Design cordic_stage, start of the top module:
module cordic_stage (clk, reset, X_i, Y_i, Z_i, X_O, Y_O, Z_O);
Size in the first run: roughly 7000 cells after synthesis, about 780 flip-flops, roughly 58000 µm² of cells after synthesis.
clock: 4.81 ns
lec_check: 0
abc_area: 0
cap_margin: 20
cell_pad_in_sites_global_placement: 2
core_margin: 2
core_utilization: 47
gpl_routability_driven: 0
gpl_timing_driven: 1
max_routing_layer: met5
min_routing_layer: met1
slew_margin: 20
run.sh (not shown) runs the stock make flow with config.mk's settings and CLKGATE_MAP_FILE=.
The baseline finished clean.
Change:
- ABC_AREA: 0 -> default
- CELL_PAD_IN_SITES_GLOBAL_PLACEMENT: 2 -> default
- CORE_UTILIZATION: 47 -> 70
- GPL_ROUTABILITY_DRIVEN: 0 -> default
- GPL_TIMING_DRIVEN: 1 -> default
- MAX_ROUTING_LAYER: met5 -> default
- MIN_ROUTING_LAYER: met1 -> default
- clock period: 4.81 -> 3.17 ns (I/O delays scaled with it)
Effect: Now the flow finished with negative setup slack left. Wire length drops by 0.67%. Die size is lower by 33%. Worst setup slack degrades by 0.48 ns. Area after synthesis is unchanged.
Change:
- PLACE_DENSITY: default -> 0.91
- SETUP_SLACK_MARGIN: default -> 0.92
The new run died in global routing (5_1_grt). Area after synthesis stays the same. Synthesized cell count stays the same. Die size stays the same.
Change:
- CTS_CLUSTER_DIAMETER: default -> 52
- PLACE_DENSITY: 0.91 -> default
- SETUP_SLACK_MARGIN: 0.92 -> 0.93
What happened: Now the flow completed and failed the layout checks on negative setup slack; die area does not change; synthesized area does not change; synthesized cell count does not change.

---

## job 101
Starting RTL as in the previous note.
// cordic_stage
module cordic_stage (clk, reset, X_i, Y_i, Z_i, X_O, Y_O, Z_O);
clock: 4.68 ns
lec_check: 0
abc_area: 1
cap_margin: 25
cell_pad_in_sites_global_placement: 2
core_aspect_ratio: 0.66
core_margin: 2
core_utilization: 66
cts_cluster_size: 45
gpl_timing_driven: 0
min_routing_layer: met2
slew_margin: 20
No final results exist for job 101, since it was stopped by error GPL-0301 during global placement without I/O (3_1_place_gp_skip_io).
Here is what was changed in the inputs of job 102 compared with job 101.
# job 101
export LEC_CHECK = 0
export ABC_AREA = 1
export CAP_MARGIN = 25
export CELL_PAD_IN_SITES_GLOBAL_PLACEMENT = 2
export CORE_ASPECT_RATIO = 0.66
export CORE_MARGIN = 2
export CORE_UTILIZATION = 66
export CTS_CLUSTER_SIZE = 45
export GPL_TIMING_DRIVEN = 0
export MIN_ROUTING_LAYER = met2
export SLEW_MARGIN = 20
create_clock -name core_clock -period 4.68 [get_ports {clk}]
# job 102
export LEC_CHECK = 0
export CAP_MARGIN = 20
export CORE_MARGIN = 2
export CORE_UTILIZATION = 69
export SLEW_MARGIN = 20
create_clock -name core_clock -period 2.09 [get_ports {clk}]
Looking at synthesized cell count, job 102 sits about 22% below job 101. Between job 102 and job 101, it is job 102 whose sequential element share of the synthesized area is higher, by 1.0 points. Job 101 and job 102 ended up with nearly the same register bit count reported by yosys. Job 102 vs. job 101: total die size fell 7.8%; row count went up by about 20%; yosys-reported design area after synthesis fell by about 3.7%. In the tables for job 101 and job 102, area after synthesis reads lower with job 102. As for a clean layout from job 101 and job 102, there is none. As the logs show, job 101 stopped at global placement without I/O (3_1_place_gp_skip_io) after a tool error, so it never reached the end of the flow. Job 102 | ERROR | clock tree synthesis (4_1_cts). For job 102, the dominant non-sequential cell family after synthesis was AND-OR/OR-AND gates, unlike job 101, where it was simple AND/OR/NAND/NOR gates.
For job 103, these inputs were changed with respect to job 102:
# job 102
export LEC_CHECK = 0
export CAP_MARGIN = 20
export CORE_MARGIN = 2
export CORE_UTILIZATION = 69
export SLEW_MARGIN = 20
create_clock -name core_clock -period 2.09 [get_ports {clk}]
# job 103
export LEC_CHECK = 0
export CAP_MARGIN = 20
export CORE_MARGIN = 2
export CORE_UTILIZATION = 72
export CTS_CLUSTER_DIAMETER = 139
export SLEW_MARGIN = 20
create_clock -name core_clock -period 2.73 [get_ports {clk}]
--- outcome ---
Job 103 did not finish; a tool error ended it in clock tree synthesis (4_1_cts). Comparing job 103 against job 102, there is no change at all in Yosys chip area. Looking at die size, job 103 sits 4.1% lower than job 102 does. | number of standard-cell rows in the floorplan | higher: job 102 |. Job 103 has HPWL after detailed placement below what job 102 had. Job 102 has a higher placed instance area than job 103. Job 103: routability-driven placement congestion ratio is 2.2% lower than what job 102 reported. Vertical die size down about 2% in job 103 wrt job 102. Initial cell density of the core on job 103 is up relative to job 102. Number of enable-type register cells in the synthesized netlist: job 102 vs job 103 identical.
